Design asx_soupbintcp_itch, start of the top module:
module asx_soupbintcp_itch (
    input  wire        clk,
    input  wire        rst,
    input  wire        ip_payload_valid,
    input  wire [7:0]  ip_payload_data,
    input  wire        ip_payload_start,
    input  wire        ip_payload_end,
    output wire [15:0] tcp_src_port,
    output wire [15:0] tcp_dst_port,
    output wire [31:0] tcp_seq_num,
    output wire [31:0] tcp_ack_num,
    output wire [3:0] tcp_data_offset,
    output wire [7:0] tcp_flags,
    output wire [15:0] tcp_window,
    output wire tcp_flag_syn,
    output wire tcp_flag_ack,
    output wire tcp_flag_fin,
    output wire tcp_flag_rst,
    output wire tcp_flag_psh,
    output wire tcp_header_valid,
    output wire tcp_parse_error,
    output wire session_active,
    output wire [63:0] session_sequence,
    output wire [7:0] pkt_type,
    output wire pkt_type_valid,
    output wire pkt_heartbeat,
    output wire pkt_login_accepted,
    output wire pkt_login_rejected,
    output wire pkt_end_session,
    output wire [31:0] seq_data_count,
    output wire [31:0] heartbeat_count,
    output wire parse_error,
    output wire msg_valid,
    output wire [7:0] msg_type,
    output wire msg_error,
    output wire [31:0] timestamp,
    output wire [63:0] order_id,
    output wire [31:0] orderbook_id,
    output wire side,
    output wire add_order_valid,
    output wire add_order_start,
    output wire [63:0] quantity,
    output wire [31:0] price,
    output wire [15:0] order_attributes,
    output wire order_executed_valid,
    output wire [63:0] exec_quantity,
    output wire order_cancel_valid,
    output wire order_delete_valid,
    output wire order_replace_valid,
    output wire directory_valid,
    output wire system_event_valid,
    output wire [7:0] event_code,
    output wire [31:0] total_messages,
    output wire [31:0] parse_errors
);
Size: roughly 2800 cells after synthesis, roughly 770 flip-flops, roughly 680 I/O pins, roughly 30000 um2 of cells after synthesis.
make LEC_CHECK=0 CAP_MARGIN=20 CELL_PAD_IN_SITES_DETAIL_PLACEMENT=2 CORE_MARGIN=4 CORE_UTILIZATION=41 CTS_CLUSTER_SIZE=39 MAX_ROUTING_LAYER=met4 MIN_ROUTING_LAYER=met1 PLACE_DENSITY_LB_ADDON=0.23 SETUP_SLACK_MARGIN=0.71 SLEW_MARGIN=40 finish   # period 2.88 ns
run.sh (not shown) runs the stock make flow with config.mk's settings and CLKGATE_MAP_FILE=.
The starting point aborted during 4_1_cts.
Edit:
Settings changed: CELL_PAD_IN_SITES_DETAIL_PLACEMENT 2 to default, CORE_MARGIN 4 to 2, CORE_UTILIZATION 41 to 40, CTS_CLUSTER_SIZE 39 to default, MAX_ROUTING_LAYER met4 to default, MIN_ROUTING_LAYER met1 to default, PLACE_DENSITY_LB_ADDON 0.23 to default, SETUP_SLACK_MARGIN 0.71 to default, SLEW_MARGIN 40 to 20.
Clock period 2.88 ns to 3.63 ns, I/O delays scaled along.
After rerunning: Now the flow produced a clean layout; area after synthesis is unchanged; die area is lower by 0.48%; synthesized cell count stays the same.
Edit:
Settings changed: CORE_UTILIZATION 40 to 68, CTS_CLUSTER_SIZE from default to 31, SETUP_SLACK_MARGIN from default to 0.36.
Clock period 3.63 ns to 2.02 ns, I/O delays scaled along.
This time the run ended with an error in 4_1_cts, error DPL-0038.
Synthesized area is unchanged.
Die size decreases by about 40%.
Synthesized cell count does not change.
Edit:
Settings changed: CORE_UTILIZATION 68 to 70, CTS_CLUSTER_SIZE 31 to default, SETUP_SLACK_MARGIN 0.36 to default.
Clock period 2.02 ns to 1.45 ns, I/O delays scaled along.
What happened:
- Now the flow died in 3_5_place_dp
- synthesized cell count does not change
- synthesized area stays the same
- die size falls by about 2.8%

========
asx_soupbintcp_itch again, from the RTL that the note above started with.
export LEC_CHECK = 0
export CAP_MARGIN = 20
export CORE_MARGIN = 2
export CORE_UTILIZATION = 40
export CTS_CLUSTER_DIAMETER = 120
export PLACE_DENSITY_LB_ADDON = 0.21
export SETUP_SLACK_MARGIN = 1.32
export SLEW_MARGIN = 20
create_clock -name core_clock -period 5.0 [get_ports {clk}]
The first run completed without violations.
Then changed:
- CORE_UTILIZATION: 40 -> 64
- CTS_CLUSTER_DIAMETER: 120 -> unset
- CTS_CLUSTER_SIZE: unset -> 36
- PLACE_DENSITY_LB_ADDON: 0.21 -> unset
- SETUP_SLACK_MARGIN: 1.32 -> 0.6
- clock period: 5.0 -> 2.02 ns (I/O delays scaled with it)
What happened: Now the flow failed in clock tree synthesis (4_1_cts), error DPL-0038; die size decreases by 37%; area after synthesis does not change; synthesized cell count stays the same.
Then changed:
- ABC_AREA: unset -> 1
- CORE_ASPECT_RATIO: unset -> 1.33
- CORE_UTILIZATION: 64 -> 62
- CTS_CLUSTER_SIZE: 36 -> unset
- SETUP_SLACK_MARGIN: 0.6 -> unset
- clock period: 2.02 -> 2.56 ns (I/O delays scaled with it)
What happened:
- With this change the flow reached the layout checks and failed them: setup timing
- synthesized cell count climbs by 30%
- die area climbs by 11%
- area after synthesis climbs by 7.7%
Then changed:
- ABC_AREA: 1 -> unset
- CORE_ASPECT_RATIO: 1.33 -> unset
- CORE_UTILIZATION: 62 -> 40
- clock period: 2.56 -> 3.83 ns (I/O delays scaled with it)
What happened: The new run ran to the end with no violations; setup slack gains 640 ps; synthesized cell count goes down by 23%; final area went down by 5.6%; cell count is lower by 12%.
Then changed:
- CORE_UTILIZATION: 40 -> 72
- MAX_ROUTING_LAYER: unset -> met4
- PLACE_DENSITY: unset -> 0.66
- clock period: 3.83 -> 4.07 ns (I/O delays scaled with it)
With this change the flow aborted during global routing (5_1_grt) (GRT-0116).
Synthesized area does not change.
Die area drops by well over a third.
Synthesized cell count does not change.

========
run A:
Starting RTL as in the previous note.
## asx_soupbintcp_itch
module asx_soupbintcp_itch (
    input  wire        clk,
    input  wire        rst,
    input  wire        ip_payload_valid,
    input  wire [7:0]  ip_payload_data,
    input  wire        ip_payload_start,
    input  wire        ip_payload_end,
    output wire [15:0] tcp_src_port,
    output wire [15:0] tcp_dst_port,
    output wire [31:0] tcp_seq_num,
    output wire [31:0] tcp_ack_num,
    output wire [3:0] tcp_data_offset,
    output wire [7:0] tcp_flags,
    output wire [15:0] tcp_window,
    output wire tcp_flag_syn,
    output wire tcp_flag_ack,
    output wire tcp_flag_fin,
    output wire tcp_flag_rst,
    output wire tcp_flag_psh,
    output wire tcp_header_valid,
    output wire tcp_parse_error,
    output wire session_active,
    output wire [63:0] session_sequence,
    output wire [7:0] pkt_type,
    output wire pkt_type_valid,
    output wire pkt_heartbeat,
    output wire pkt_login_accepted,
    output wire pkt_login_rejected,
    output wire pkt_end_session,
    output wire [31:0] seq_data_count,
    output wire [31:0] heartbeat_count,
    output wire parse_error,
    output wire msg_valid,
    output wire [7:0] msg_type,
    output wire msg_error,
    output wire [31:0] timestamp,
    output wire [63:0] order_id,
    output wire [31:0] orderbook_id,
    output wire side,
    output wire add_order_valid,
    output wire add_order_start,
    output wire [63:0] quantity,
    output wire [31:0] price,
    output wire [15:0] order_attributes,
    output wire order_executed_valid,
    output wire [63:0] exec_quantity,
    output wire order_cancel_valid,
    output wire order_delete_valid,
    output wire order_replace_valid,
    output wire directory_valid,
    output wire system_event_valid,
    output wire [7:0] event_code,
    output wire [31:0] total_messages,
    output wire [31:0] parse_errors
);
make LEC_CHECK=0 ABC_AREA=0 CAP_MARGIN=20 CELL_PAD_IN_SITES_GLOBAL_PLACEMENT=1 CORE_MARGIN=9 CORE_UTILIZATION=51 CTS_CLUSTER_SIZE=56 GPL_ROUTABILITY_DRIVEN=0 GPL_TIMING_DRIVEN=1 HOLD_SLACK_MARGIN=0.09 MIN_ROUTING_LAYER=met2 PLACE_DENSITY_LB_ADDON=0.18 SLEW_MARGIN=30 TNS_END_PERCENT=80 finish   # period 2.22 ns
[flow] run A | stages: complete | final checks: fail | reason: setup timing
The following lists how run D was set up differently from run A:
- GPL_ROUTABILITY_DRIVEN removed (was 0)
- GPL_TIMING_DRIVEN removed (was 1)
- CORE_MARGIN changed from 9 to 7
- CELL_PAD_IN_SITES_GLOBAL_PLACEMENT removed (was 1)
- the clock period (ns, I/O delays scaled along) changed from 2.22 to 4.99
==> results <==
- Of run D and run A, only run A fails to finish with a clean layout.
- From the logs: run A reached the end of the flow and failed the layout checks with setup timing.
- Detailed placer's ending HPWL (higher): run A
- Of run D and run A, run A shows the lower final total negative setup slack, with run D above it.
- On run D: worst-case headroom to the max-slew limit is 7.3 points lower than what run A gave.
